==> flow/design.v (excerpt) <==
module triangle(clk, reset, nt, xi, yi, busy, po, xo, yo);
input        clk, reset, nt;
input  [2:0] xi, yi;
output       busy, po;
output [2:0] xo, yo;
reg busy, po;
reg [4:0] state, next_state;  
reg [6:0] x_cor[0:2];         
reg [6:0] y_cor[0:2];         
reg [1:0] s0_count;           
reg s1_count;                 
reg s2_count;                 
reg s7_count;                 
reg [4:0] horiz;              
reg [3:0] out_count;          
reg signed [8:0] a[0:1];      
reg signed [8:0] b[0:1];      
reg signed [8:0] c[0:1];      
reg [3:0] ep, save_ep;        
reg signed [7:0] value;       
reg [1:0] o_idx;              
reg [2:0] xo, yo;             
reg loc;                      
reg [3:0] start;              
parameter s0=5'd0,s1=5'd1,s2=5'd2,s3=5'd3,s4=5'd4,s5=5'd5,s6=5'd6,s7=5'd7;
integer i,j;
always @(posedge clk or posedge reset)begin
    if(reset) state<=s0;
    else state<=next_state;
end
always @(*)begin
    case(state)
        s0:next_state=(s0_count==2'd3)?s1:s0;
        s1:next_state=(s1_count==1'b1)?s2:s1;
        s2:next_state=(out_count==y_cor[0]||out_count==y_cor[1]||out_count==y_cor[2])?s5:((s2_count==1'b1)?((value==8'd0)?s5:((value[7]==1'b0)?s3:s4)):s2);
        s3:next_state=(o_idx==2'd2)?s5:s2;
        s4:next_state=(o_idx==2'd1)?s5:s2;
  ...
make LEC_CHECK=0 ABC_AREA=0 CAP_MARGIN=0 CELL_PAD_IN_SITES_GLOBAL_PLACEMENT=1 CORE_ASPECT_RATIO=0.83 CORE_MARGIN=5 CORE_UTILIZATION=55 CTS_CLUSTER_DIAMETER=304 HOLD_SLACK_MARGIN=0.16 PLACE_DENSITY_LB_ADDON=0.13 SETUP_SLACK_MARGIN=1.14 SLEW_MARGIN=10 finish   # period 5.23 ns
run.sh (not shown) runs the stock make flow with config.mk's settings and CLKGATE_MAP_FILE=.
The first run ran to the end with no violations.
Rerun with:
ABC_AREA = default   (was 0)
CAP_MARGIN = 20   (was 0)
CELL_PAD_IN_SITES_GLOBAL_PLACEMENT = default   (was 1)
CORE_ASPECT_RATIO = default   (was 0.83)
CORE_MARGIN = 8   (was 5)
CORE_UTILIZATION = 40   (was 55)
CTS_CLUSTER_DIAMETER = default   (was 304)
CTS_CLUSTER_SIZE = 49   (was default)
HOLD_SLACK_MARGIN = default   (was 0.16)
PLACE_DENSITY_LB_ADDON = default   (was 0.13)
SETUP_SLACK_MARGIN = default   (was 1.14)
clock period = 5.0 ns   (was 5.23 ns; I/O delays follow)
Outcome: Die size increases by 44%; global-route usage decreases by 7.5 points; setup slack is worse by 0.50 ns; routed wire length is lower by 2.7%; sequential power is higher by 4.5%; hold slack stays flat; final area goes down by 2.7%; area after synthesis is unchanged; flip-flop count does not change; non-clock buffer count is lower by 23.
Rerun with:
ABC_AREA = 0   (was default)
CORE_MARGIN = 2   (was 8)
CORE_UTILIZATION = 55   (was 40)
CTS_CLUSTER_DIAMETER = 293   (was default)
CTS_CLUSTER_SIZE = 98   (was 49)
HOLD_SLACK_MARGIN = -0.05   (was default)
SLEW_MARGIN = 5   (was 10)
What happened: Setup slack degrades by 0.043 ns; critical path depth came out lower by 1; fmax went down by 0.91%; via count came out higher by 1.4%; cell area went down by 1.6%; wire length went up by 1.2%; global-route usage went up by 11 points; cell count falls by 7.6%.

== run 1 ==
Starting RTL as in the previous note.
clock: 7.3 ns
lec_check: 0
abc_area: 0
cap_margin: 0
core_aspect_ratio: 1.39
core_margin: 2
core_utilization: 55
cts_cluster_diameter: 27
cts_cluster_size: 100
gpl_routability_driven: 0
place_density_lb_addon: 0.01
setup_slack_margin: -0.68
slew_margin: 40
diff inputs: run 1 => run 2
- an added PLACE_DENSITY of 0.38
- a deleted PLACE_DENSITY_LB_ADDON that had been 0.01
- a change of CTS_CLUSTER_DIAMETER from 27 to 395
- a change of CTS_CLUSTER_SIZE from 100 to 72
- a change of ABC_AREA from 0 to 1
- a deleted GPL_ROUTABILITY_DRIVEN that had been 0
- a change of SETUP_SLACK_MARGIN from -0.68 to -0.2
- a change of CORE_UTILIZATION from 55 to 72
- a change of the clock period (ns, I/O delays scaled along) from 7.3 to 3.81
### Flow results
STATUS run=run 2 STAGES=ALL_DONE FINAL_CHECKS=FAILED CAUSE=negative setup slack. Note that the detailed-route via count recorded for run 1 amounts to 0.76 times the value seen in run 2. Run 2 vs. run 1: data arrival time of the worst path went down by 0.51 ns. Routed length on met3: run 2 > run 1. Height of the die of run 2 falls short of that of run 1 by more than 10%. Run 2 — area growth from synthesis to layout 8.1 points higher, run 1 as reference. The power of run 2 was inferior to that of run 1. Run 2 ended with more total of plain and repair buffers excluding clock buffers than run 1. For the inverter tally of the final layout excluding the clock network, run 2 came in about 90% higher than run 1 did. Against run 1, run 2 comes in 3 higher on number of buffers inserted to repair setup after CTS. Compared to run 1, run 2 has number of well taps 51 lower.
#### Input delta (run 3 over run 2)
- SETUP_SLACK_MARGIN: -0.2 -> 0.81
- CORE_MARGIN: 2 -> 3
- CTS_CLUSTER_DIAMETER: 395 -> 304
- CTS_CLUSTER_SIZE: 72 -> 14
- PLACE_DENSITY_LB_ADDON: unset -> 0.06
- PLACE_DENSITY: 0.38 -> unset
- the clock period (ns, I/O delays scaled along): 3.81 -> 2.75
==> results <==
- Of run 3 and run 2, none finishes clean.
- The final report for run 2 shows a completed flow and a layout that fails verification, specifically negative setup slack.
- Run 3: it failed with a tool error in global routing, so there are no final results.
- For the number of gates resized after CTS, run 3 came in 156 higher than run 2 did.
- Placed wire-length estimate: run 3 > run 2
- [compare] base=run 2 new=run 3: placed instance area has increased; post-synthesis cell count from yosys has remained practically unchanged.
- Taking run 2 as the reference point, the final estimated routing congestion in global placement of run 3 falls by 1.7%.
- Area of the chip for run 3: about 3.3% up relative to run 2
- Status: count of pins on the block boundary parity (run 2, run 3)
- On setup slack after placement, run 2 beats run 3.
- Looking at die boundary height, run 3 sits above run 2.
For run 4, these inputs were changed with respect to run 3:
- removing ABC_AREA (formerly 1)
- changing SLEW_MARGIN from 40 to 30
- changing SETUP_SLACK_MARGIN from 0.81 to -0.04
- changing CTS_CLUSTER_SIZE from 14 to 15
- changing CORE_MARGIN from 3 to 2
- removing CORE_ASPECT_RATIO (formerly 1.39)
- changing PLACE_DENSITY_LB_ADDON from 0.06 to 0.02
- changing CTS_CLUSTER_DIAMETER from 304 to 357
Notes after the runs:
Taking run 3 as the reference point, the proportion of synthesized chip area in sequential cells of run 4 rises by 1.3 points. On number of synthesized flops with an enable pin, run 4 tracks run 3 almost exactly. Compared with run 3, global placer's final weighted congestion in run 4 decreased by a few percent. Synthesized area, run 4 and run 3: smaller value in run 4. Each of run 4 and run 3 falls short of a clean finish. | run 4 | all stages done | FAIL | negative setup slack |. Summary of run 4 over run 3: chip area line of the yosys report lower; overall die width higher; total die size lower.
Modified inputs, run 5 compared to run 4
- CAP_MARGIN changed from 0 to 20
- SETUP_SLACK_MARGIN removed (was -0.04)
- PLACE_DENSITY_LB_ADDON removed (was 0.02)
- CTS_CLUSTER_SIZE removed (was 15)
- CTS_CLUSTER_DIAMETER removed (was 357)
- CORE_UTILIZATION changed from 72 to 66
- SLEW_MARGIN changed from 30 to 20
- the clock period (ns, I/O delays scaled along) changed from 2.75 to 4.74
### Flow results
Run 5 was carried through to the last stage, and its layout satisfied the timing, design-rule and antenna checks.
Diff run 4 -> run 5 | die boundary width | up by a few percent
Row routing usage on met1: run 5 lower / run 4 higher
Compared to run 4, run 5 has post-synthesis to final-layout area growth 17 points lower.
In the flow results for run 5 and run 4, the required time of the critical path is larger on run 5.
Taking run 4 as the reference, in run 5 routed length on met2 went down; routed wire length shrank by 23%; total half-perimeter wirelength after legalization and detailed placement has increased; total of endpoints with negative setup slack in the final report went down by 17; count of multi-input gates held.
Power and IR drop assume default switching activity.
